Design cordic_sin_cos, start of the top module:
module cordic_sin_cos
(
    input clk,
    input reset_n,
    input i_call,
    input [31:0] i_data,
    output o_done,
    output [31:0] o_cos,
    output [31:0] o_sin
);
clock: 44.2 ns
lec_check: 0
abc_area: 1
cap_margin: 5
cell_pad_in_sites_detail_placement: 2
core_aspect_ratio: 0.68
core_margin: 9
core_utilization: 51
cts_cluster_size: 88
gpl_routability_driven: 0
gpl_timing_driven: 1
hold_slack_margin: 0.03
place_density_lb_addon: 0.11
setup_slack_margin: -2.0
slew_margin: 20
tns_end_percent: 45
run.sh (not shown) runs the stock make flow with config.mk's settings and CLKGATE_MAP_FILE=.
The first run aborted during detailed placement, error DPL-0033.
Change:
CAP_MARGIN = 20   (was 5)
CELL_PAD_IN_SITES_DETAIL_PLACEMENT = 0   (was 2)
CORE_ASPECT_RATIO = default   (was 0.68)
CORE_MARGIN = 2   (was 9)
CORE_UTILIZATION = 70   (was 51)
GPL_ROUTABILITY_DRIVEN = default   (was 0)
MAX_ROUTING_LAYER = met4   (was default)
SETUP_SLACK_MARGIN = -1.21   (was -2.0)
TNS_END_PERCENT = default   (was 45)
clock period = 20.1 ns   (was 44.2 ns; I/O delays follow)
- Now the flow reached the layout checks and failed them: negative setup slack
- synthesized cell count stays the same
- area after synthesis is unchanged
- die area fell by 35%
Change:
CORE_UTILIZATION = 51   (was 70)
CTS_CLUSTER_SIZE = 14   (was 88)
MAX_ROUTING_LAYER = default   (was met4)
SETUP_SLACK_MARGIN = 4.09   (was -1.21)
clock period = 15.8 ns   (was 20.1 ns; I/O delays follow)
The changed run finished but fails on negative setup slack.
Via count shrinks by 8.2%.
Final area rises by 6.3%.
Synthesized area stays the same.
Clock skew came out lower by 8.0 ps.
Clock-buffer cell count fell by 2.
Hold slack is better by 7.1 ps.
Synthesized cell count does not change.
Change:
ABC_AREA = 0   (was 1)
SETUP_SLACK_MARGIN = 0.98   (was 4.09)
clock period = 26.4 ns   (was 15.8 ns; I/O delays follow)
Outcome:
- This time the run produced a clean layout
- via count rose by 2.2%
- area after synthesis is lower by 0.84%
- global-route usage came out higher by 0.47 points
- critical path depth drops by 54
- hold slack gains 38 ps
- synthesized cell count shrinks by 14%
- cell count is lower by 14%
- clock skew went up by 8.5 ps
- final area came out lower by 1.6%
- count of clock-buffer cells in the layout goes up by 1

* * *

cordic_sin_cos again, from the RTL that the note above started with.
Settings: LEC_CHECK=0, ABC_AREA=1, CAP_MARGIN=20, CORE_ASPECT_RATIO=1.44, CORE_MARGIN=2, CORE_UTILIZATION=72, CTS_CLUSTER_DIAMETER=369, CTS_CLUSTER_SIZE=95, PLACE_DENSITY=0.38, SLEW_MARGIN=20; clock period 12.8 ns.
The baseline aborted during 5_1_grt with GRT-0116.
Next try:
--- a/flow/config.mk
+++ b/flow/config.mk
@@ -10 +9,0 @@
-export CORE_ASPECT_RATIO = 1.44
@@ -13,3 +12,2 @@
-export CTS_CLUSTER_DIAMETER = 369
-export CTS_CLUSTER_SIZE = 95
-export PLACE_DENSITY = 0.38
+export CTS_CLUSTER_SIZE = 98
+export PLACE_DENSITY = 0.43
@@ -16,0 +15 @@
+export TNS_END_PERCENT = 10
==> flow/constraint.sdc (replaced) <==
create_clock -name core_clock -period 16.2 [get_ports {clk}]
set_input_delay 3.2400 -clock core_clock [delete_from_list [all_inputs] [get_ports {clk}]]
set_output_delay 3.2400 -clock core_clock [all_outputs]
set_load 0.01 [all_outputs]
- Now the flow finished but failed the layout checks on setup timing
- area after synthesis does not change
- die area stays flat
- synthesized cell count is unchanged
Next try:
--- a/flow/config.mk
+++ b/flow/config.mk
@@ -8 +7,0 @@
-export ABC_AREA = 1
@@ -11,3 +10 @@
-export CORE_UTILIZATION = 72
-export CTS_CLUSTER_SIZE = 98
-export PLACE_DENSITY = 0.43
+export CORE_UTILIZATION = 36
@@ -15 +11,0 @@
-export TNS_END_PERCENT = 10
==> flow/constraint.sdc (replaced) <==
create_clock -name core_clock -period 32.6 [get_ports {clk}]
set_input_delay 6.5200 -clock core_clock [delete_from_list [all_inputs] [get_ports {clk}]]
set_output_delay 6.5200 -clock core_clock [all_outputs]
set_load 0.01 [all_outputs]
With this change the flow finished with timing, DRC and antenna clean.
Die area grows by well over a third.
Routed wire length drops by about a fifth.
Final area fell by roughly a tenth.
Final cell count shrinks by roughly a tenth.
Register-to-register slack is better by 17 ns.
Global-route usage came out lower by 28 points.
Clock skew barely changes.
Count of clock-buffer cells in the layout climbs by 5.
Worst setup slack gains 7.5 ns.
Synthesized area fell slightly.

* * *

== v19 ==
Starting RTL as in the previous note.
clock: 15.7 ns
lec_check: 0
cap_margin: 20
core_margin: 2
core_utilization: 72
cts_cluster_size: 49
hold_slack_margin: -0.09
max_routing_layer: met4
place_density: 0.73
setup_slack_margin: 4.06
slew_margin: 20
tns_end_percent: 5
v19 terminated abnormally: 5_1_grt reported GRT-0116.
[inputs] v54 vs v19
Settings: changing CAP_MARGIN from 20 to 5; changing CORE_UTILIZATION from 72 to 65; setting CTS_CLUSTER_DIAMETER to 32 for the first time; changing SETUP_SLACK_MARGIN from 4.06 to 5.0; removing PLACE_DENSITY (formerly 0.73); changing CTS_CLUSTER_SIZE from 49 to 45; removing HOLD_SLACK_MARGIN (formerly -0.09); changing the clock period (ns, I/O delays scaled along) from 15.7 to 25.3.
v54 finished all stages; layout check result: FAIL, due to negative setup slack.
Looking at post-DP HPWL across both flows, v54 is the stronger of the two, with v19 trailing.
For post-cts resize count, dividing the value from v54 by the value from v19 gives 0.934.
Compared with v19, v54 shows a placer congestion estimate that is about 4% lower.
Diff v19 -> v54: setup slack at placement went up by 7.73 ns; synthesized cell count was more or less identical.
Status: adder-cell area share of the yosys netlist parity (v54, v19)
Delta (v54 minus v19): placeable core region higher, share of synthesized area spent on multiplexers comparable, horizontal die dimension +about 5%.
Looking at post-placement cell count across v19 and v54, the one that comes out higher is v19.
Count of buffers added by post-CTS timing repair for setup was lower in the run labelled v54.
## Diff of input files: v44 against v54
Settings: removing CTS_CLUSTER_SIZE (formerly 45); removing SETUP_SLACK_MARGIN (formerly 5.0); changing CTS_CLUSTER_DIAMETER from 32 to 378; changing CAP_MARGIN from 5 to 20; changing CORE_UTILIZATION from 65 to 58; removing TNS_END_PERCENT (formerly 5); setting ABC_AREA to 1 for the first time; changing the clock period (ns, I/O delays scaled along) from 25.3 to 23.3.
Notes after the runs:
- The sequential share of layout area number comes out lower for v54 vs v44.
- i_data[0] as the startpoint of the most critical setup path was reported by v44, and i_data[20] by v54.
- v44 reached the end of the flow, and the finished layout is clean on the timing, design-rule and antenna checks.
- Looking only at routed metal-1 wire length, and setting everything else aside, the higher value of v54 and v44 goes to v54.
- Looking only at total of clock buffers placed in the layout, and setting everything else aside, the lower value of v54 and v44 goes to v44.
- Synthesized netlist net count grows by more than 10% when moving from v54 to v44.
The inputs of v31 differ from those of v44 as listed below.
Settings: changing CTS_CLUSTER_DIAMETER from 378 to 377; changing CORE_UTILIZATION from 58 to 65; removing ABC_AREA (formerly 1).
--- outcome ---
- Per the comparison of v31 with v44, cell count in the Yosys report dropped about 14%; width of the die went down 13 um; die extent in y moved down.
- v31 against v44: sequential fraction of the synthesis area held steady; number of cells after detailed placement shrank by about 2.6%; area share of fa/ha/maj cells after synthesis grew by 0.18 points.
- For v31, the flow was terminated by a tool error in 5_1_grt and produced no final design.
- In the flow results for v31 and v44, the xor/xnor share of the synthesized area is larger on v31.
- v31 vs. v44: post-synthesis instance total went down by 614, number of H-tree levels held, basic-gate share of the synthesized area counting and, or, nand and nor cells down 18 points, number of port buffers now sits at about the same level.
Edits applied to the flow inputs when going from v31 to v55:
Settings: an added ABC_AREA of 1; a change of CTS_CLUSTER_DIAMETER from 377 to 381; a change of CORE_UTILIZATION from 65 to 58; an added TNS_END_PERCENT of 5; a deleted MAX_ROUTING_LAYER that had been met4; a change of the clock period (ns, I/O delays scaled along) from 23.3 to 16.2.
### Flow results
v55 finished all stages; layout check result: FAIL, due to negative setup slack. v55: yosys-reported design area after synthesis is about 0.8% higher than what v31 reported. Compared with v31, average cell area after synthesis in v55 decreased by more than 10%. Cmp v55 vs v31: compound-cell area share of the yosys netlist lower in v55. From v31 to v55 the numbers moved as follows: number of port buffers neither gained nor lost much, gate count of the mapped netlist rose by 614.
